run 1:
## main
module main(
    input clk,rst,start,
    input [3:0]ip,
    output reg [59:0]ans,
    output reg finish
    );
For scale: about 2000 cells after synthesis, roughly 68 I/O pins.
clock: 18.4 ns
lec_check: 0
cap_margin: 20
core_margin: 2
core_utilization: 56
cts_cluster_size: 14
setup_slack_margin: 2.23
slew_margin: 20
run.sh (not shown) runs the stock make flow with config.mk's settings and CLKGATE_MAP_FILE=.
Final checks on run 1, whose flow otherwise completed, came back failing, citing negative setup slack.
Relative to run 1, the following input files were edited for run 2:
- SETUP_SLACK_MARGIN removed (was 2.23)
- CTS_CLUSTER_SIZE changed from 14 to 16
- ABC_AREA newly set to 1
- CORE_UTILIZATION changed from 56 to 70
- the clock period (ns, I/O delays scaled along) changed from 18.4 to 13.5
## What came out
Run 2 vs. run 1: die size moved down, logic share of the area stayed essentially flat. The post-route fraction of the period consumed by the critical path reported for run 2 is greater than that of run 1 by 24 points. [flow] run 2 | stages: complete | final checks: fail | reason: negative setup slack. Taking run 1 as the reference point, the chip height of run 2 falls by 9.1%. Compared with run 1, run 2 shows a higher wire length reported by the detailed router.
> inputs changed (run 2 -> run 3)
- a deleted ABC_AREA that had been 1
- an added SETUP_SLACK_MARGIN of 3.89
- a change of CTS_CLUSTER_SIZE from 16 to 22
- an added PLACE_DENSITY_LB_ADDON of 0.0
- a change of the clock period (ns, I/O delays scaled along) from 13.5 to 13.6
The flow for run 3 finished, though final verification flagged negative setup slack. Relative to run 2, routed length on met1 has decreased by 6.5% in run 3. Of run 2 and run 3, run 2 shows the lower post-synthesis share of cell area spent on full adders, half adders and majority gates, with run 3 above it. Min cell area across run 2 and run 3: run 2. The lower net count reported at finish of run 2 and run 3 is in run 3.
#### Input delta (run 4 over run 3)
- PLACE_DENSITY_LB_ADDON: 0.0 -> unset
- TNS_END_PERCENT: unset -> 5
- SETUP_SLACK_MARGIN: 3.89 -> 2.23
- CORE_UTILIZATION: 70 -> 58
- CTS_CLUSTER_SIZE: 22 -> 14
- the clock period (ns, I/O delays scaled along): 13.6 -> 17.4
Notes after the runs:
Ran to the end and failed final checks on negative setup slack: run 3. The final report for run 4 shows a completed flow and a layout that fails verification, specifically negative setup slack. For power density of the placed cells, dividing the value from run 3 by the value from run 4 gives 1.2. Routed wire length per instance for run 4: about 13% down relative to run 3. Higher leakage power total was reported by run 3, not run 4. Going from run 3 to run 4, the placed cell area was found to have gone down by 0.34%. Taking run 3 as the reference, in run 4 power went down; area growth from synthesis to layout went down; total of endpoints with negative setup slack in the final report went down; final setup slack of the worst path went up. Diff run 3 -> run 4 | sum of negative setup slack | increase of 64.75 ns.
For run 5, these inputs were changed with respect to run 4:
- clearing CTS_CLUSTER_SIZE, which used to be 14
- swapping 58 for 40 in CORE_UTILIZATION
- clearing TNS_END_PERCENT, which used to be 5
- clearing SETUP_SLACK_MARGIN, which used to be 2.23
- swapping 17.4 for 24.2 in the clock period (ns, I/O delays scaled along)
==> comparison <==
Run 5 completed end to end with timing, DRC and antenna clean.
Summary: with run 4 as the reference, horizontal die size in run 5 moved up by more than 10%.
Comparing the two runs side by side, run 5 comes out ahead of run 4 on routed via count.
In run 5 the sum of negative setup slack turned out 23.08 ns higher than in run 4.
Compared with run 4, run 5 shows sequential power that has gone down by more than a quarter.
The lower signed area change from the synthesized netlist to the final layout of run 4 and run 5 is in run 5.
Run 5 -> run 4: yosys-reported design area after synthesis delta 0, exact match
Reported for run 4 and run 5, flop count turned out identical to the last digit.
| cell internal power dissipation | run 5 vs run 4 | better |
Of run 4 and run 5, the run reporting the lower worst-case reg-to-reg path depth was run 5.
Comparing run 4 and run 5, the lower global-route usage is on run 5.
On setup slack after layout: between run 4 and run 5, it ends up lower for run 4.
#### Input delta (run 6 over run 5)
- PLACE_DENSITY_LB_ADDON: unset -> 0.13
- SETUP_SLACK_MARGIN: unset -> 3.58
- CTS_CLUSTER_DIAMETER: unset -> 388
- SLEW_MARGIN: 20 -> 10
- HOLD_SLACK_MARGIN: unset -> 0.29
- ABC_AREA: unset -> 1
- CAP_MARGIN: 20 -> 40
- CORE_UTILIZATION: 40 -> 72
- CTS_CLUSTER_SIZE: unset -> 17
- the clock period (ns, I/O delays scaled along): 24.2 -> 13.5
Comparing run 6 and run 5, the higher power density over the cells was measured on run 6.
Run 6 completed end to end; final checks failed (negative setup slack).
Looking at met2 layer wire length in the routed design across run 6 and run 5, the one that comes out higher is run 6.
The die of run 6 is smaller than the one used in run 5.
The lower number of failing setup endpoints in the final timing report of run 6 and run 5 is in run 5.
Between run 6 and run 5, the global-route wire length before repair is higher for run 6.
Power and IR drop assume default switching activity.
